Design miniCPU, start of the top module:
module miniCPU (
    input [17:0] switches,  
    input ligar,       
    input enviar,      
    input clk,         
    input rst_n,       
    output [7:0] LCD_DATA,
    output LCD_RS,
    output LCD_RW,
    output LCD_EN,
    output LCD_ON,
    output LCD_BLON
);
Settings: LEC_CHECK=0, CAP_MARGIN=15, CORE_MARGIN=2, CORE_UTILIZATION=72, CTS_CLUSTER_DIAMETER=32, PLACE_DENSITY=0.68, SETUP_SLACK_MARGIN=2.45, SLEW_MARGIN=20, TNS_END_PERCENT=95; clock period 10.1 ns.
run.sh (not shown) runs the stock make flow with config.mk's settings and CLKGATE_MAP_FILE=.
The baseline ended with an error in global routing (5_1_grt) on GRT-0232.
Next try:
Settings changed: CAP_MARGIN 15 to 20, CTS_CLUSTER_DIAMETER 32 to default, PLACE_DENSITY 0.68 to default, SETUP_SLACK_MARGIN 2.45 to default, TNS_END_PERCENT 95 to default.
Clock period 10.1 ns to 10.8 ns, I/O delays scaled along.
- The changed run completed with no timing, DRC or antenna violations
- die area stays the same
- synthesized area does not change
- synthesized cell count does not change
Next try:
Settings changed: ABC_AREA from default to 1, CTS_CLUSTER_SIZE from default to 99, PLACE_DENSITY_LB_ADDON from default to 0.05, SETUP_SLACK_MARGIN from default to 2.79.
Clock period 10.8 ns to 9.45 ns, I/O delays scaled along.
Result: With this change the flow failed in global routing (5_1_grt). Synthesized cell count rises by about 24%. Area after synthesis falls by about 2.6%. Die area falls by 2.6%.
Next try:
Settings changed: ABC_AREA 1 to default, CORE_ASPECT_RATIO from default to 0.72, CTS_CLUSTER_SIZE 99 to 37, MAX_ROUTING_LAYER from default to met4, PLACE_DENSITY from default to 0.65, PLACE_DENSITY_LB_ADDON 0.05 to default, SETUP_SLACK_MARGIN 2.79 to default.
Clock period 9.45 ns to 8.87 ns, I/O delays scaled along.
What happened:
- The changed run finished with setup timing left
- die area increases by a few percent
- synthesized cell count decreases by about a fifth
- synthesized area rose by a few percent

* * *

miniCPU again, from the RTL that the note above started with.
Settings: LEC_CHECK=0, ABC_AREA=1, CAP_MARGIN=0, CORE_MARGIN=2, CORE_UTILIZATION=72, CTS_CLUSTER_DIAMETER=106, PLACE_DENSITY=0.64, SETUP_SLACK_MARGIN=-0.87, SLEW_MARGIN=20, TNS_END_PERCENT=95; clock period 11.4 ns.
Next try:
ABC_AREA = default   (was 1)
CAP_MARGIN = 20   (was 0)
CORE_UTILIZATION = 63   (was 72)
CTS_CLUSTER_DIAMETER = default   (was 106)
PLACE_DENSITY = default   (was 0.64)
SETUP_SLACK_MARGIN = default   (was -0.87)
TNS_END_PERCENT = default   (was 95)
clock period = 8.87 ns   (was 11.4 ns; I/O delays follow)
Now the flow completed, yet does not pass: setup timing. Utilization increases by 2.4 points. Critical path depth fell by 2. Die area climbs by about 17%. Global-route usage is higher by 0.99 points.
Next try:
CAP_MARGIN = 15   (was 20)
CORE_UTILIZATION = 58   (was 63)
PLACE_DENSITY_LB_ADDON = 0.17   (was default)
SETUP_SLACK_MARGIN = 2.45   (was default)
TNS_END_PERCENT = 95   (was default)
clock period = 10.1 ns   (was 8.87 ns; I/O delays follow)
This time the run went through all stages and came out clean; setup slack gains 1.1 ns; count of clock-buffer cells in the layout rises by 10; via count decreases by 5.2%; total power decreases by 6.2%; wire length shrinks by 4.7%.
Next try:
CAP_MARGIN = 20   (was 15)
CORE_UTILIZATION = 40   (was 58)
PLACE_DENSITY_LB_ADDON = default   (was 0.17)
SETUP_SLACK_MARGIN = default   (was 2.45)
TNS_END_PERCENT = default   (was 95)
clock period = 12.1 ns   (was 10.1 ns; I/O delays follow)
Total power decreases by a quarter to a third; global-route usage decreases by 13 points; non-clock buffer count decreases by 349; final area decreases by roughly a tenth; die area increases by well over a third; area after synthesis stays the same; sequential share of layout area increases by 3.7 points; clock skew decreases by 0.0093 ns; wire length decreases by a little under a tenth; sequential power decreases by about a fifth.

* * *

miniCPU again, from the RTL that the note above started with.
clock: 20.0 ns
lec_check: 0
cap_margin: 0
cell_pad_in_sites_detail_placement: 2
core_margin: 2
core_utilization: 57
gpl_routability_driven: 0
place_density: 0.47
slew_margin: 25
tns_end_percent: 20
The starting point failed in detailed placement on DPL-0033.
==> next run, changes <==
Settings changed: CAP_MARGIN 0 to 20, CELL_PAD_IN_SITES_DETAIL_PLACEMENT 2 to unset, CORE_UTILIZATION 57 to 53, GPL_ROUTABILITY_DRIVEN 0 to unset, SLEW_MARGIN 25 to 20, TNS_END_PERCENT 20 to unset.
The changed run ran to the end with no violations; synthesized cell count is unchanged; area after synthesis is unchanged; die size climbs by 7.4%.
==> next run, changes <==
Settings changed: ABC_AREA set to 1, CAP_MARGIN 20 to 0, CORE_UTILIZATION 53 to 72, CTS_CLUSTER_DIAMETER set to 362, CTS_CLUSTER_SIZE set to 30, PLACE_DENSITY 0.47 to 0.66.
Clock period 20.0 ns to 6.84 ns, I/O delays scaled along.
=> Now the flow died in global routing with GRT-0116; synthesized area falls by 2.6%; synthesized cell count rises by 24%; die area falls by 28%.
==> next run, changes <==
Settings changed: ABC_AREA 1 to unset, CAP_MARGIN 0 to 20, CORE_UTILIZATION 72 to 40, CTS_CLUSTER_DIAMETER 362 to unset, CTS_CLUSTER_SIZE 30 to unset, PLACE_DENSITY 0.66 to unset.
Clock period 6.84 ns to 20.0 ns, I/O delays scaled along.
=> With this change the flow completed with no timing, DRC or antenna violations. Synthesized cell count went down by about a fifth. Area after synthesis went up by a few percent. Die size rises by well over a third.
==> next run, changes <==
Settings changed: ABC_AREA set to 1, CAP_MARGIN 20 to 15, CORE_UTILIZATION 40 to 72, CTS_CLUSTER_DIAMETER set to 106, SETUP_SLACK_MARGIN set to -0.87, TNS_END_PERCENT set to 95.
Clock period 20.0 ns to 13.8 ns, I/O delays scaled along.
Result: Via count is higher by about 8%; power came out higher by about 22%; non-clock buffer count falls by 43; final area came out lower by 4.7%; synthesized area drops by about 2.6%; routed wire length goes down by about 4%; count of clock-buffer cells in the layout went down by 10; setup slack gets worse by 5.8 ns; hold slack improves by 0.16 ns; combinational power rises by about 9%; utilization came out higher by 34 points.
Power figures rest on the tool's default switching activity, not on a simulated workload.
